==> run Y <==
==> flow/design.v (excerpt) <==
module top_rx_surf(
	input 			clk,
	input 			rst_n,
	input 			data_rx,
	output			flag_en_1, 
	output [7:0]	addr_daohang_data,
	output [12:0]	data_rx_end_internet
    );
export LEC_CHECK = 0
export ABC_AREA = 0
export CAP_MARGIN = 25
export CELL_PAD_IN_SITES_DETAIL_PLACEMENT = 2
export CELL_PAD_IN_SITES_GLOBAL_PLACEMENT = 0
export CORE_MARGIN = 9
export CORE_UTILIZATION = 59
export CTS_CLUSTER_DIAMETER = 367
export CTS_CLUSTER_SIZE = 68
export GPL_ROUTABILITY_DRIVEN = 0
export GPL_TIMING_DRIVEN = 0
export HOLD_SLACK_MARGIN = -0.05
export MIN_ROUTING_LAYER = met1
export PLACE_DENSITY_LB_ADDON = 0.1
export SLEW_MARGIN = 0
export TNS_END_PERCENT = 20
create_clock -name core_clock -period 5.12 [get_ports {clk}]
run.sh (not shown) runs the stock make flow with config.mk's settings and CLKGATE_MAP_FILE=.
==> inputs of run R, as changes to run Y <==
- ABC_AREA: 0 -> default
- CAP_MARGIN: 25 -> 15
- CELL_PAD_IN_SITES_DETAIL_PLACEMENT: 2 -> default
- CELL_PAD_IN_SITES_GLOBAL_PLACEMENT: 0 -> default
- CORE_MARGIN: 9 -> 2
- CORE_UTILIZATION: 59 -> 72
- CTS_CLUSTER_DIAMETER: 367 -> default
- CTS_CLUSTER_SIZE: 68 -> default
- GPL_ROUTABILITY_DRIVEN: 0 -> default
- GPL_TIMING_DRIVEN: 0 -> default
- HOLD_SLACK_MARGIN: -0.05 -> default
- MIN_ROUTING_LAYER: met1 -> default
- PLACE_DENSITY_LB_ADDON: 0.1 -> default
- SETUP_SLACK_MARGIN: default -> -0.56
- SLEW_MARGIN: 0 -> 20
- TNS_END_PERCENT: 20 -> default
==> flow/constraint.sdc (replaced) <==
create_clock -name core_clock -period 8.38 [get_ports {clk}]
set_input_delay 1.6760 -clock core_clock [delete_from_list [all_inputs] [get_ports {clk}]]
set_output_delay 1.6760 -clock core_clock [all_outputs]
set_load 0.01 [all_outputs]
==> summary of the runs <==
- Run Y ended with an error in 3_5_place_dp with DPL-0033. Run R finished clean.
- In synthesized cell count, run R and run Y do not differ.
- Die area: run Y is higher than run R (43%).
- Area after synthesis is the same in run Y and run R.
==> figures <==
| item | run Y | run R |
|---|---|---|
| Row cnt | 58 | 53 |
| Die width | 178 µm | 149 µm |
| Cell taking the most area after synthesis | sky130_fd_sc_hd__dfrtp_1 | sky130_fd_sc_hd__dfrtp_1 |
| Run status | did not finish | timing/DRC/antenna clean |
| Last stage reached | 3_5_place_dp | - |
| Die outline area | 0.0318 mm² | 0.0222 mm² |
| Starting Density | 60.1% | 72.9% |
| Most used flip-flop cell after synthesis | sky130_fd_sc_hd__dfrtp_1 | sky130_fd_sc_hd__dfrtp_1 |
| Die extent in y | 178 µm | 149 µm |
| Std-Cell Core Area | 0.0253 mm² | 0.0208 mm² |
| Area share, top type | 57.2% | 57.2% |


==> tundra: inputs <==
Starting RTL as in the previous note.
make LEC_CHECK=0 CAP_MARGIN=20 CELL_PAD_IN_SITES_DETAIL_PLACEMENT=2 CELL_PAD_IN_SITES_GLOBAL_PLACEMENT=2 CORE_MARGIN=2 CORE_UTILIZATION=72 CTS_CLUSTER_SIZE=93 GPL_TIMING_DRIVEN=0 HOLD_SLACK_MARGIN=-0.05 MAX_ROUTING_LAYER=met4 PLACE_DENSITY=0.73 SETUP_SLACK_MARGIN=0.41 SLEW_MARGIN=20 finish   # period 10.0 ns
==> violet (differences from tundra) <==
Settings changed: ABC_AREA from default to 1, CELL_PAD_IN_SITES_GLOBAL_PLACEMENT 2 to 0, CORE_MARGIN 2 to 3, CTS_CLUSTER_DIAMETER from default to 42, CTS_CLUSTER_SIZE 93 to 36, HOLD_SLACK_MARGIN -0.05 to 0.29, MAX_ROUTING_LAYER met4 to met5, MIN_ROUTING_LAYER from default to met2, SETUP_SLACK_MARGIN 0.41 to default.
==> flow/constraint.sdc (replaced) <==
create_clock -name core_clock -period 6.96 [get_ports {clk}]
set_input_delay 1.3920 -clock core_clock [delete_from_list [all_inputs] [get_ports {clk}]]
set_output_delay 1.3920 -clock core_clock [all_outputs]
set_load 0.01 [all_outputs]
==> raven (differences from tundra) <==
Settings changed: ABC_AREA from default to 1, CAP_MARGIN 20 to 0, CELL_PAD_IN_SITES_DETAIL_PLACEMENT 2 to default, CELL_PAD_IN_SITES_GLOBAL_PLACEMENT 2 to default, CTS_CLUSTER_SIZE 93 to 76, GPL_TIMING_DRIVEN 0 to default, HOLD_SLACK_MARGIN -0.05 to default, MAX_ROUTING_LAYER met4 to default, PLACE_DENSITY 0.73 to default, PLACE_DENSITY_LB_ADDON from default to 0.01, SETUP_SLACK_MARGIN 0.41 to 0.72.
==> flow/constraint.sdc (replaced) <==
create_clock -name core_clock -period 2.53 [get_ports {clk}]
set_input_delay 0.5060 -clock core_clock [delete_from_list [all_inputs] [get_ports {clk}]]
set_output_delay 0.5060 -clock core_clock [all_outputs]
set_load 0.01 [all_outputs]
==> results_slide.txt <==
Physical Implementation Snapshot

Logic synthesis
  • Synth area leaders: dfrtp_1 54%, nand2_1 8.8%, inv_1 6.3%
  • Yosys simple share: 0.1912
  • Mapped Area: around 0.016 sq mm
  • Most numerous cell in the Yosys netlist: nand2_1
  • Synth Seq Share: 0.5883
  • Synthesized netlist cell count: around 1700
  • Area fraction in xor and xnor cells: 0.01319
  • Unique cell types: roughly 50

Die
  • FP Util: 0.7326
  • Num rows: 54

Status
  • Status: stopped before the end
  • Fail Step: 5_1_grt
  • Err: [ERROR GRT-0232] Routing congestion too high. Check the congestion heatmap in the GUI.
[end of results for raven]
==> results_slide.txt <==
Physical Implementation Snapshot

Logic synthesis
  • Unique cell types: between 60 and 70
  • Synth Seq Share: 0.6181
  • Yosys simple share: 0.1287
  • Area fraction in xor and xnor cells: 0.03926
  • Mapped Area: 0.01517 sq mm
  • Synthesized netlist cell count: between 1000 and 1500

Status
  • Status: stopped before the end
  • Fail Step: 3_1_place_gp_skip_io
  • Err: [ERROR GPL-0301] Utilization 112.017 % exceeds 100%.
[end of results for tundra]
==> results_slide.txt <==
Physical Implementation Snapshot

Status
  • Status: stopped before the end
  • Fail Step: 3_5_place_dp
  • Err: [ERROR DPL-0033] detailed placement checks failed during check placement.

Logic synthesis
  • Mapped Area: between 0.015 and 0.02 sq mm
  • Area fraction in xor and xnor cells: 0.01319
  • Synthesized netlist cell count: about 1700
  • Synth Seq Share: 0.5883
  • Unique cell types: 50
  • Yosys simple share: 0.1912
  • Synth area leaders: dfrtp_1 54%, nand2_1 8.8%, inv_1 6.3%
  • Area leader share: 0.5448
  • Most numerous cell in the Yosys netlist: nand2_1

Die
  • FP Util: 0.7465
[end of results for violet]


==> run P <==
Starting RTL as in the previous note.
Settings: LEC_CHECK=0, ABC_AREA=1, CAP_MARGIN=20, CELL_PAD_IN_SITES_DETAIL_PLACEMENT=2, CELL_PAD_IN_SITES_GLOBAL_PLACEMENT=0, CORE_MARGIN=3, CORE_UTILIZATION=72, CTS_CLUSTER_SIZE=93, GPL_TIMING_DRIVEN=0, HOLD_SLACK_MARGIN=0.29, MAX_ROUTING_LAYER=met5, MIN_ROUTING_LAYER=met2, PLACE_DENSITY=0.73, SETUP_SLACK_MARGIN=0.41, SLEW_MARGIN=20; clock period 6.96 ns.
==> inputs of run E, as changes to run P <==
==> flow/config.mk (replaced) <==
export PLATFORM = sky130hd
export DESIGN_NAME = top_rx_surf
export DESIGN_NICKNAME = top_rx_surf
export VERILOG_FILES = /design/flow/design.v
export SDC_FILE = /design/flow/constraint.sdc
export NUM_CORES = 4
export LEC_CHECK = 0
export CAP_MARGIN = 20
export CORE_MARGIN = 2
export CORE_UTILIZATION = 62
export SLEW_MARGIN = 20
==> flow/constraint.sdc (replaced) <==
create_clock -name core_clock -period 9.07 [get_ports {clk}]
set_input_delay 1.8140 -clock core_clock [delete_from_list [all_inputs] [get_ports {clk}]]
set_output_delay 1.8140 -clock core_clock [all_outputs]
set_load 0.01 [all_outputs]
==> qor summary <==
	run P	run E
Run status	aborted with a tool error	timing/DRC/antenna clean
Stage where the flow stopped	3_5_place_dp	-
Simple Share, Synth	19.1%	12.9%
Total Die Area	24,000 µm²	25,700 µm²
Count of standard-cell rows	53	57
Area fraction in full adders, half adders and majority gates	6.61%	6.94%
AND-OR/OR-AND share of the synthesized area	6.73%	7.64%
Top cell type by instance count after synthesis	sky130_fd_sc_hd__nand2_1	sky130_fd_sc_hd__dfrtp_1
Floorplan die height	155 µm	160 µm
Largest type area fraction	54.5%	57.2%
Floorplan-stage core utilization	74.6%	62.7%
Std-Cell Core Area	21,400 µm²	24,200 µm²
Number of nets in the synthesized netlist	1,751	1,318
Sequential cell area fraction in the yosys report	58.8%	61.8%
Count of distinct cell types in the synthesized netlist	50	69
Number of instances in the synthesized netlist	1,668	1,235
Yosys Instances	1,668	1,235
Routability-driven placement congestion ratio	0.928	0.865
PortBufs	23	23
Mean instance size in the synthesized netlist	9.56 µm²	12.3 µm²
Fraction of synthesis flops using an asynchronous set or reset pin	97.1%	97.1%
Horiz. Die Dim	155 µm	160 µm
Mux cell area share	0.424%	4.64%
Chip area from the yosys synthesis statistics	15,900 µm²	15,200 µm²
Post-synthesis instance area	15,900 µm²	15,200 µm²
Area share of xor/xnor cells in the synthesized design	1.32%	3.93%


==> build 74 <==
top_rx_surf again, from the RTL that the note above started with.
// top_rx_surf
module top_rx_surf(
	input 			clk,
	input 			rst_n,
	input 			data_rx,
	output			flag_en_1, 
	output [7:0]	addr_daohang_data,
	output [12:0]	data_rx_end_internet
    );
	wire 	[7:0]	data_tx;
	wire	[92:0]	nav_data;
	assign	data_rx_end_internet = nav_data[92:80];
surf_internet_rx u_surf_internet_rx (
    .clk(clk), 
    .rst_n(rst_n), 
    .data_rx(data_tx), 
    .rx_int(rx_int), 
	.flag_en_1(flag_en_1),
	.addr_daohang_data(addr_daohang_data),
    .data_rx_end_internet(nav_data)
    );
uart_bps_1 u_uart_bps_1 (
    .clk(clk), 
    .rst_n(rst_n), 
    .cnt_start(bps_start),
    .bps_sig(clk_bps)
    );
uart_receive_1 u_uart_receive_1 (
    .clk(clk), 
    .rst_n(rst_n), 
    .clk_bps(clk_bps), 
    .data_rx(data_rx), 
    .rx_int(rx_int), 
    .data_tx(data_tx), 
    .bps_start(bps_start)
    );
endmodule
Settings: LEC_CHECK=0, ABC_AREA=0, CAP_MARGIN=20, CELL_PAD_IN_SITES_DETAIL_PLACEMENT=2, CORE_MARGIN=2, CORE_UTILIZATION=26, CTS_CLUSTER_DIAMETER=133, GPL_ROUTABILITY_DRIVEN=0, PLACE_DENSITY_LB_ADDON=0.09, SETUP_SLACK_MARGIN=0.49, SLEW_MARGIN=35, TNS_END_PERCENT=90; clock period 10.0 ns.
==> build 85 (differences from build 74) <==
Settings changed: ABC_AREA 0 to 1, CELL_PAD_IN_SITES_DETAIL_PLACEMENT 2 to not set, CORE_UTILIZATION 26 to 72, CTS_CLUSTER_DIAMETER 133 to 397, GPL_ROUTABILITY_DRIVEN 0 to not set, PLACE_DENSITY set to 0.36, PLACE_DENSITY_LB_ADDON 0.09 to not set, SETUP_SLACK_MARGIN 0.49 to not set, SLEW_MARGIN 35 to 20, TNS_END_PERCENT 90 to not set.
==> flow/constraint.sdc (replaced) <==
create_clock -name core_clock -period 2.47 [get_ports {clk}]
set_input_delay 0.4940 -clock core_clock [delete_from_list [all_inputs] [get_ports {clk}]]
set_output_delay 0.4940 -clock core_clock [all_outputs]
set_load 0.01 [all_outputs]
==> build 43 (differences from build 74) <==
Settings changed: ABC_AREA 0 to not set, CELL_PAD_IN_SITES_DETAIL_PLACEMENT 2 to not set, CORE_UTILIZATION 26 to 72, CTS_CLUSTER_DIAMETER 133 to 377, GPL_ROUTABILITY_DRIVEN 0 to not set, PLACE_DENSITY set to 0.38, PLACE_DENSITY_LB_ADDON 0.09 to not set, SETUP_SLACK_MARGIN 0.49 to not set, SLEW_MARGIN 35 to 20, TNS_END_PERCENT 90 to not set.
==> flow/constraint.sdc (replaced) <==
create_clock -name core_clock -period 9.07 [get_ports {clk}]
set_input_delay 1.8140 -clock core_clock [delete_from_list [all_inputs] [get_ports {clk}]]
set_output_delay 1.8140 -clock core_clock [all_outputs]
set_load 0.01 [all_outputs]
==> results <==
Via count, lowest first: build 74, build 43, build 85. The highest non-clock buffer count belongs to build 85, the lowest to build 43. In build 43 the worst setup slack is higher than in build 85, by 5.8 ns. Between build 85 and build 74, the lower register-to-register slack is in build 85 (gap 6.5 ns). Build 85 finished with negative setup slack left. Build 74 finished clean. Build 43 finished clean.
